## rgb2hsv
module rgb2hsv(
        input clock,
        input reset_n,
        input in_valid,
        input [7:0] in_red,
        input [7:0] in_green,
        input [7:0] in_blue,
        input in_visual,
        input in_done,
        output out_valid,
        output [7:0] out_red,
        output [7:0] out_green,
        output [7:0] out_blue,
        output [7:0] out_hue,
        output [7:0] out_saturation,
        output [7:0] out_brightness,
        output out_visual,
        output out_done
    );
    reg valid1;
    reg [7:0] red1;
    reg [7:0] green1;
    reg [7:0] blue1;
    reg visual1;
    reg done1;
    reg [7:0] max_value1;
    reg [1:0] max_index1;
    reg [7:0] min_value1;
    reg [1:0] min_index1;
    always @(posedge clock)
    begin
        if (reset_n) begin
            valid1 <= in_valid;
            red1[7:0] <= in_red[7:0];
            green1[7:0] <= in_green[7:0];
            blue1[7:0] <= in_blue[7:0];
            visual1 <= in_visual;
            done1 <= in_done;
            if (in_red >= in_green) begin
                if (in_red >= in_blue) begin
                    max_value1[7:0] <= in_red[7:0];
                    max_index1[1:0] <= 1;
                end
                else begin
                    max_value1[7:0] <= in_blue[7:0];
                    max_index1[1:0] <= 3;
                end
            end
            else begin
                if (in_blue >= in_green) begin
                    max_value1[7:0] <= in_blue[7:0];
                    max_index1[1:0] <= 3;
                end
                else begin
                    max_value1[7:0] <= in_green[7:0];
                    max_index1[1:0] <= 2;
                end
            end
            if (in_red < in_green) begin
                if (in_red < in_blue) begin
                    min_value1[7:0] <= in_red[7:0];
                    min_index1[1:0] <= 1;
                end
                else begin
                    min_value1[7:0] <= in_blue[7:0];
                    min_index1[1:0] <= 3;
                end
            end
            else begin
                if (in_blue < in_green) begin
                    min_value1[7:0] <= in_blue[7:0];
                    min_index1[1:0] <= 3;
                end
                else begin
  ...
clock: 80.0 ns
lec_check: 0
cap_margin: 20
core_margin: 2
core_utilization: 40
gpl_routability_driven: 0
min_routing_layer: met2
place_density_lb_addon: 0.05
slew_margin: 20
run.sh (not shown) runs the stock make flow with config.mk's settings and CLKGATE_MAP_FILE=.
Change:
--- a/flow/config.mk
+++ b/flow/config.mk
@@ -8 +8 @@
-export CAP_MARGIN = 20
+export CAP_MARGIN = 15
@@ -10,4 +10 @@
-export CORE_UTILIZATION = 40
-export GPL_ROUTABILITY_DRIVEN = 0
-export MIN_ROUTING_LAYER = met2
-export PLACE_DENSITY_LB_ADDON = 0.05
+export CORE_UTILIZATION = 72
==> flow/constraint.sdc (replaced) <==
create_clock -name core_clock -period 67.8 [get_ports {clock}]
set_input_delay 13.5600 -clock core_clock [delete_from_list [all_inputs] [get_ports {clock}]]
set_output_delay 13.5600 -clock core_clock [all_outputs]
set_load 0.01 [all_outputs]
Now the flow ran to the end with violations: negative setup slack.
Worst setup slack loses 6700 ps.
First-iteration DRC count decreases by 47%.
Clock-buffer cell count decreases by 12.
Change:
--- a/flow/config.mk
+++ b/flow/config.mk
@@ -8 +8 @@
-export CAP_MARGIN = 15
+export CAP_MARGIN = 20
@@ -10 +10 @@
-export CORE_UTILIZATION = 72
+export CORE_UTILIZATION = 28
==> flow/constraint.sdc (replaced) <==
create_clock -name core_clock -period 76.2 [get_ports {clock}]
set_input_delay 15.2400 -clock core_clock [delete_from_list [all_inputs] [get_ports {clock}]]
set_output_delay 15.2400 -clock core_clock [all_outputs]
set_load 0.01 [all_outputs]
Result:
- The new run passed the timing, DRC and antenna checks
- routed wire length shrinks by a few percent
- critical path depth grows by 2
- maximum frequency shrinks by a few percent
- worst setup slack improved by 6100 ps
Change:
--- a/flow/config.mk
+++ b/flow/config.mk
@@ -10 +10,2 @@
-export CORE_UTILIZATION = 28
+export CORE_UTILIZATION = 40
+export SETUP_SLACK_MARGIN = 5.0
Global-route usage climbs by 6.1 points. Routed wire length drops by 3.5%. Hold slack gains 15 ps. Non-clock buffer count climbs by 32. Register-to-register slack gains 1600 ps. Design area climbs by 0.60%. Area after synthesis stays the same. Clock-buffer cell count climbs by 10. Core utilization climbs by 14 points. Via count drops by 1.0%.
Change:
--- a/flow/config.mk
+++ b/flow/config.mk
@@ -9 +9,2 @@
-export CORE_MARGIN = 2
+export CORE_ASPECT_RATIO = 0.5
+export CORE_MARGIN = 9
@@ -11 +12 @@
-export SETUP_SLACK_MARGIN = 5.0
+export PLACE_DENSITY_LB_ADDON = 0.08
==> flow/constraint.sdc (replaced) <==
create_clock -name core_clock -period 80.0 [get_ports {clock}]
set_input_delay 16.0000 -clock core_clock [delete_from_list [all_inputs] [get_ports {clock}]]
set_output_delay 16.0000 -clock core_clock [all_outputs]
set_load 0.01 [all_outputs]
Worst setup slack is worse by 460 ps.
Final area decreases by a few percent.
Clock skew shrinks by 8.2 ps.
Routed wire length rose by a little under a tenth.
Change:
--- a/flow/config.mk
+++ b/flow/config.mk
@@ -9,4 +9,2 @@
-export CORE_ASPECT_RATIO = 0.5
-export CORE_MARGIN = 9
-export CORE_UTILIZATION = 40
-export PLACE_DENSITY_LB_ADDON = 0.08
+export CORE_MARGIN = 2
+export CORE_UTILIZATION = 12
==> flow/constraint.sdc (replaced) <==
create_clock -name core_clock -period 103.0 [get_ports {clock}]
set_input_delay 20.6000 -clock core_clock [delete_from_list [all_inputs] [get_ports {clock}]]
set_output_delay 20.6000 -clock core_clock [all_outputs]
set_load 0.01 [all_outputs]
- die size is higher to 3.0 times its value
- setup slack improved by 7200 ps
- design area is higher by 5.5%
- register-to-register slack improved by 7200 ps
- global-route usage is lower by 14 points
- synthesized area stays the same
- via count is lower by 2.7%

* * *

## the previous run
rgb2hsv again, from the RTL that the note above started with.
export LEC_CHECK = 0
export ABC_AREA = 1
export CAP_MARGIN = 5
export CORE_MARGIN = 2
export CORE_UTILIZATION = 31
export CTS_CLUSTER_SIZE = 38
export GPL_ROUTABILITY_DRIVEN = 0
export MIN_ROUTING_LAYER = met1
export PLACE_DENSITY_LB_ADDON = 0.05
export SETUP_SLACK_MARGIN = 5.0
export SLEW_MARGIN = 10
create_clock -name core_clock -period 97.4 [get_ports {clock}]
The previous run went all the way through synthesis, placement and routing and the layout is clean on timing, DRC and antenna.
> inputs changed (the previous run -> the current run)
Settings: PLACE_DENSITY_LB_ADDON: 0.05 -> unset; GPL_ROUTABILITY_DRIVEN: 0 -> unset; SETUP_SLACK_MARGIN: 5.0 -> unset; ABC_AREA: 1 -> unset; CTS_CLUSTER_SIZE: 38 -> unset; CAP_MARGIN: 5 -> 20; CORE_UTILIZATION: 31 -> 40; SLEW_MARGIN: 10 -> 20; MIN_ROUTING_LAYER: met1 -> unset; the clock period (ns, I/O delays scaled along): 97.4 -> 76.2.
[summary]
The current run ran to completion and came out clean on the timing, DRC and antenna checks. Relative to the previous run, the met3 track utilization from global routing of the current run is higher by 1.0 points. Core utilization, the previous run and the current run, lower one = the previous run. Going from the previous run to the current run, count of clock-net buffers in the final layout -about 2%, post-synthesis cell type count +56, critical path data required time -21230 ps, gate count after technology mapping -1854. Compared to the previous run, the current run reaches a higher achievable clock. Comparing the previous run and the current run, the lower footprint of the multi-input gates was measured on the current run. Number of cells on the worst reg-to-reg path down 62 in the current run wrt the previous run.

* * *

The RTL this note starts from:
==> flow/design.v <==
module rgb2hsv(
        input clock,
        input reset_n,
        input in_valid,
        input [7:0] in_red,
        input [7:0] in_green,
        input [7:0] in_blue,
        input in_visual,
        input in_done,
        output out_valid,
        output [7:0] out_red,
        output [7:0] out_green,
        output [7:0] out_blue,
        output [7:0] out_hue,
        output [7:0] out_saturation,
        output [7:0] out_brightness,
        output out_visual,
        output out_done
    );
    reg valid1;
    reg [7:0] red1;
    reg [7:0] green1;
    reg [7:0] blue1;
    reg visual1;
    reg done1;
    reg [7:0] max_value1;
    reg [1:0] max_index1;
    reg [7:0] min_value1;
    reg [1:0] min_index1;
    always @(posedge clock)
    begin
        if (reset_n) begin
            valid1 <= in_valid;
            red1[7:0] <= in_red[7:0];
            green1[7:0] <= in_green[7:0];
            blue1[7:0] <= in_blue[7:0];
            visual1 <= in_visual;
            done1 <= in_done;
            if (in_red >= in_green) begin
                if (in_red >= in_blue) begin
                    max_value1[7:0] <= in_red[7:0];
                    max_index1[1:0] <= 1;
                end
                else begin
                    max_value1[7:0] <= in_blue[7:0];
                    max_index1[1:0] <= 3;
                end
            end
            else begin
                if (in_blue >= in_green) begin
                    max_value1[7:0] <= in_blue[7:0];
                    max_index1[1:0] <= 3;
                end
                else begin
                    max_value1[7:0] <= in_green[7:0];
                    max_index1[1:0] <= 2;
                end
            end
            if (in_red < in_green) begin
                if (in_red < in_blue) begin
                    min_value1[7:0] <= in_red[7:0];
                    min_index1[1:0] <= 1;
                end
                else begin
                    min_value1[7:0] <= in_blue[7:0];
                    min_index1[1:0] <= 3;
                end
            end
            else begin
                if (in_blue < in_green) begin
                    min_value1[7:0] <= in_blue[7:0];
                    min_index1[1:0] <= 3;
                end
                else begin
                    min_value1[7:0] <= in_green[7:0];
                    min_index1[1:0] <= 2;
                end
            end
        end 
        else begin
            valid1 <= 1'b0;
            red1[7:0] <= 8'b0;
            green1[7:0] <= 8'b0;
            blue1[7:0] <= 8'b0;
            visual1 <= 1'b0;
            done1 <= 1'b0;
            max_value1[7:0] <= 8'd0;
            max_index1[1:0] <= 2'd0; 
            min_value1[7:0] <= 8'd0; 
            min_index1[1:0] <= 2'd0;
        end
    end
    reg valid2;
    reg [7:0] red2;
    reg [7:0] green2;
    reg [7:0] blue2;
    reg visual2;
    reg done2;
    reg [7:0] dif2;
    reg [7:0] max_value2;
    reg [1:0] max_index2;
    reg [7:0] min_value2;
    reg [1:0] min_index2;
    always @(posedge clock)
    begin
        if (reset_n) begin
            valid2 <= valid1;
            red2[7:0] <= red1[7:0];
            green2[7:0] <= green1[7:0];
            blue2[7:0] <= blue1[7:0];
            visual2 <= visual1;
            done2 <= done1;
            dif2[7:0] <= max_value1[7:0] - min_value1[7:0];
            max_value2[7:0] <= max_value1[7:0];
            max_index2[1:0] <= max_index1[1:0];
            min_value2[7:0] <= min_value1[7:0];
            min_index2[1:0] <= min_index1[1:0];
        end 
        else begin
            valid2 <= 1'b0;
            red2[7:0] <= 8'b0;
            green2[7:0] <= 8'b0;
            blue2[7:0] <= 8'b0;
            visual2 <= 1'b0;
            done2 <= 1'b0;
            dif2[7:0] <= 8'd0;
            max_value2[7:0] <= 8'd0;
            max_index2[1:0] <= 2'd0;
            min_value2[7:0] <= 8'd0; 
            min_index2[1:0] <= 2'd0;
        end
    end
    reg valid3;
    reg [7:0] red3;
    reg [7:0] green3;
    reg [7:0] blue3;
    reg visual3;
    reg done3;
    reg [11:0] hue3;
    reg [7:0] dif3;
    reg [7:0] max_value3;
    reg [1:0] max_index3;
    reg [7:0] min_value3;
    reg [1:0] min_index3;
    always @(posedge clock)
    begin
        if (reset_n) begin
            valid3 <= valid2;
            red3[7:0] <= red2[7:0];
            green3[7:0] <= green2[7:0];
            blue3[7:0] <= blue2[7:0];
            visual3 <= visual2;
            done3 <= done2;
            dif3[7:0] <= dif2[7:0];
            max_value3[7:0] <= max_value2[7:0];
            max_index3[1:0] <= max_index2[1:0];
            min_value3[7:0] <= min_value2[7:0];
            min_index3[1:0] <= min_index2[1:0];
            if (dif2 > 0) begin
                if (max_index2 == 1) begin
                    if (green2 < blue2) begin
                        hue3[11:0] <= ((blue2 - green2) << 4);
                    end
                    else begin
                        hue3[11:0] <= ((green2 - blue2) << 4);
                    end
                end
                if (max_index2 == 2) begin
                    if (blue2 < red2) begin
                        hue3[11:0] <= ((red2 - blue2) << 4);
                    end
                    else begin
                        hue3[11:0] <= ((blue2 - red2) << 4);
                    end
                end
                if (max_index2 == 3) begin
                    if (red2 < green2) begin
                        hue3[11:0] <= ((green2 - red2) << 4);
                    end
                    else begin
                        hue3[11:0] <= ((red2 - green2) << 4);
                    end
                end
            end
            else begin
                hue3[11:0] <= 12'd0;             
            end
        end
        else begin
            valid3 <= 1'b0;
            red3[7:0] <= 8'b0;
            green3[7:0] <= 8'b0;
            blue3[7:0] <= 8'b0;
            visual3 <= 1'b0;
            done3 <= 1'b0;
            hue3[11:0] <= 12'd0;
            dif3[7:0] <= 8'd0;
            max_value3[7:0] <= 8'd0;
            max_index3[1:0] <= 2'd0;
            min_value3[7:0] <= 8'd0;
            min_index3[1:0] <= 2'd0;
        end
    end
    reg valid4;
    reg [7:0] red4;
    reg [7:0] green4;
    reg [7:0] blue4;
    reg visual4;
    reg done4;
    reg [11:0] hue4;
    reg [7:0] dif4;
    reg [7:0] max_value4;
    reg [1:0] max_index4;
    always @(posedge clock)
    begin
        if (reset_n) begin
            valid4 <= valid3;
            red4[7:0] <= red3[7:0];
            green4[7:0] <= green3[7:0];
            blue4[7:0] <= blue3[7:0];
            visual4 <= visual3;
            done4 <= done3;          
            dif4[7:0] <= dif3[7:0];
            max_value4[7:0] <= max_value3[7:0];
            max_index4 <= max_index3;
            hue4[11:0] <= (hue3 / dif3);
        end
        else begin
            valid4 <= 1'b0;
            red4[7:0] <= 8'b0;
            green4[7:0] <= 8'b0;
            blue4[7:0] <= 8'b0;
            visual4 <= 1'b0;
            done4 <= 1'b0;
            hue4[11:0] <= 12'd0;
            dif4[7:0] <= 8'd0;
            max_value4 <= 8'd0;
            max_index4[1:0] <= 2'd0;
        end
    end
    reg valid5;
    reg [7:0] red5;
    reg [7:0] green5;
    reg [7:0] blue5;
    reg visual5;
    reg done5;
    reg [11:0] hue5;
    reg [7:0] dif5;
    reg [7:0] max_value5;
    always @(posedge clock)
    begin
        if (reset_n) begin
            valid5 <= valid4;
            red5[7:0] <= red4[7:0];
            green5[7:0] <= green4[7:0];
            blue5[7:0] <= blue4[7:0];
            visual5 <= visual4;
            done5 <= done4;
            dif5[7:0] <= dif4[7:0];
            max_value5[7:0] <= max_value4[7:0];
            if (dif4 > 0) begin
                if (max_index4 == 1) begin
                    if (green4 < blue4) begin
                        hue5[11:0] <= 96 - hue4;
                    end
                    else begin
                        hue5[11:0] <= 0 + hue4;
                    end
                end
                if (max_index4 == 2) begin
                    if (blue4 < red4) begin
                        hue5[11:0] <= 32 - hue4;
                    end
                    else begin
                        hue5[11:0] <= 32 + hue4;
                    end
                end
                if (max_index4 == 3) begin
                    if (red4 < green4) begin
                        hue5[11:0] <= 64 - hue4;
                    end
                    else begin
                        hue5[11:0] <= 64 + hue4;
                    end
                end
            end
            else begin
                hue5[11:0] <= 12'd0;             
            end
        end
        else begin
            valid5 <= 1'b0;
            red5[7:0] <= 8'b0;
            green5[7:0] <= 8'b0;
            blue5[7:0] <= 8'b0;
            visual5 <= 1'b0;
            done5 <= 1'b0;
            dif5[7:0] <= 8'd0;
            max_value5[7:0] <= 8'd0;
            hue5[11:0] <= 12'd0;
        end
    end
    reg valid;
    reg [7:0] red;
    reg [7:0] green;
    reg [7:0] blue;
    reg visual;
    reg done;
    reg [18:0] hue;
    reg [7:0] saturation;
    reg [7:0] max_value;
    always @(posedge clock)
    begin
        if (reset_n) begin
            valid <= valid5;
            red[7:0] <= red5[7:0];
            green[7:0] <= green5[7:0];
            blue[7:0] <= blue5[7:0];
            visual <= visual5;
            done <= done5;
            max_value[7:0] <= max_value5[7:0];
            hue[18:0] <= (85 * hue5);
            if (max_value5 == 0) begin
                saturation[7:0] <= 8'd0;
            end
            else begin
                saturation[7:0] <= 255 * dif5 / max_value5;
            end
        end
        else begin 
            valid <= 1'b0;
            red[7:0] <= 8'b0;
            green[7:0] <= 8'b0;
            blue[7:0] <= 8'b0;
            visual <= 1'b0;
            done <= 1'b0;
            max_value[7:0] <= 8'd0;
            hue[18:0] <= 19'd0;
            saturation [7:0] <= 8'd0;
        end
    end
    assign out_valid = valid;
    assign out_red[7:0] = red[7:0];
    assign out_green[7:0] = green[7:0];  
    assign out_blue[7:0] = blue[7:0];
    assign out_hue[7:0] = hue[12:5];
    assign out_saturation[7:0] = saturation[7:0];
    assign out_brightness[7:0] = max_value[7:0];
    assign out_visual = visual;
    assign out_done = done;
endmodule
make LEC_CHECK=0 ABC_AREA=1 CAP_MARGIN=20 CORE_MARGIN=2 CORE_UTILIZATION=69 CTS_CLUSTER_DIAMETER=260 CTS_CLUSTER_SIZE=98 PLACE_DENSITY=0.86 SLEW_MARGIN=20 finish   # period 49.5 ns
The starting point aborted during global routing.
Rerun with:
- ABC_AREA: 1 -> unset
- CORE_UTILIZATION: 69 -> 40
- CTS_CLUSTER_DIAMETER: 260 -> unset
- CTS_CLUSTER_SIZE: 98 -> unset
- PLACE_DENSITY: 0.86 -> unset
- clock period: 49.5 -> 80.0 ns (I/O delays scaled with it)
Outcome: The changed run passed the timing, DRC and antenna checks; area after synthesis fell by 16%; die area climbs by 45%; synthesized cell count shrinks by 28%.
Rerun with:
- clock period: 80.0 -> 58.4 ns (I/O delays scaled with it)
=> With this change the flow completed and failed the layout checks on negative setup slack. Worst setup slack loses 13000 ps. Utilization came out higher by 14 points. Routed wire length came out higher by 17%. Worst hold slack loses 13 ps. Die size is unchanged. Non-clock buffer count came out higher by 1461. Final area came out higher by 30%. Clock-buffer cell count came out lower by 4. Via count came out higher by 18%.
Rerun with:
- ABC_AREA: unset -> 1
- CORE_UTILIZATION: 40 -> 72
- CTS_CLUSTER_SIZE: unset -> 34
- PLACE_DENSITY_LB_ADDON: unset -> 0.04
- clock period: 58.4 -> 60.6 ns (I/O delays scaled with it)
The changed run finished but failed the layout checks on max-capacitance violations, max-slew violations, negative setup slack.
Setup slack is better by 6800 ps.
Hold slack got worse by 6.2 ps.
Flip-flop count stays the same.
Routed wire length is higher by 8.0%.
Final area fell by 5.6%.
Synthesized area came out higher by 19%.
Rerun with:
- CAP_MARGIN: 20 -> 15
- CTS_CLUSTER_DIAMETER: unset -> 215
- CTS_CLUSTER_SIZE: 34 -> 22
- PLACE_DENSITY_LB_ADDON: 0.04 -> unset
- clock period: 60.6 -> 67.8 ns (I/O delays scaled with it)
What happened: Now the flow produced a clean layout. Final cell count decreases by 3.0%. Routed wire length decreases by 15%. Worst setup slack gets better by 5200 ps.
Rerun with:
- ABC_AREA: 1 -> unset
- CAP_MARGIN: 15 -> 20
- CORE_UTILIZATION: 72 -> 66
- CTS_CLUSTER_DIAMETER: 215 -> unset
- CTS_CLUSTER_SIZE: 22 -> unset
- clock period: 67.8 -> 66.3 ns (I/O delays scaled with it)
After rerunning:
- With this change the flow reached the layout checks and failed them: negative setup slack
- first-iteration DRC count is lower by 8.2%
- global-route usage is higher by 3.1 points
- via count is lower by 9.1%
- sequential cell count stays the same
- die size is lower by 8.0%
- final area is lower by 4.1%
- non-clock buffer count is higher by 343
- maximum frequency is lower by 7.5%
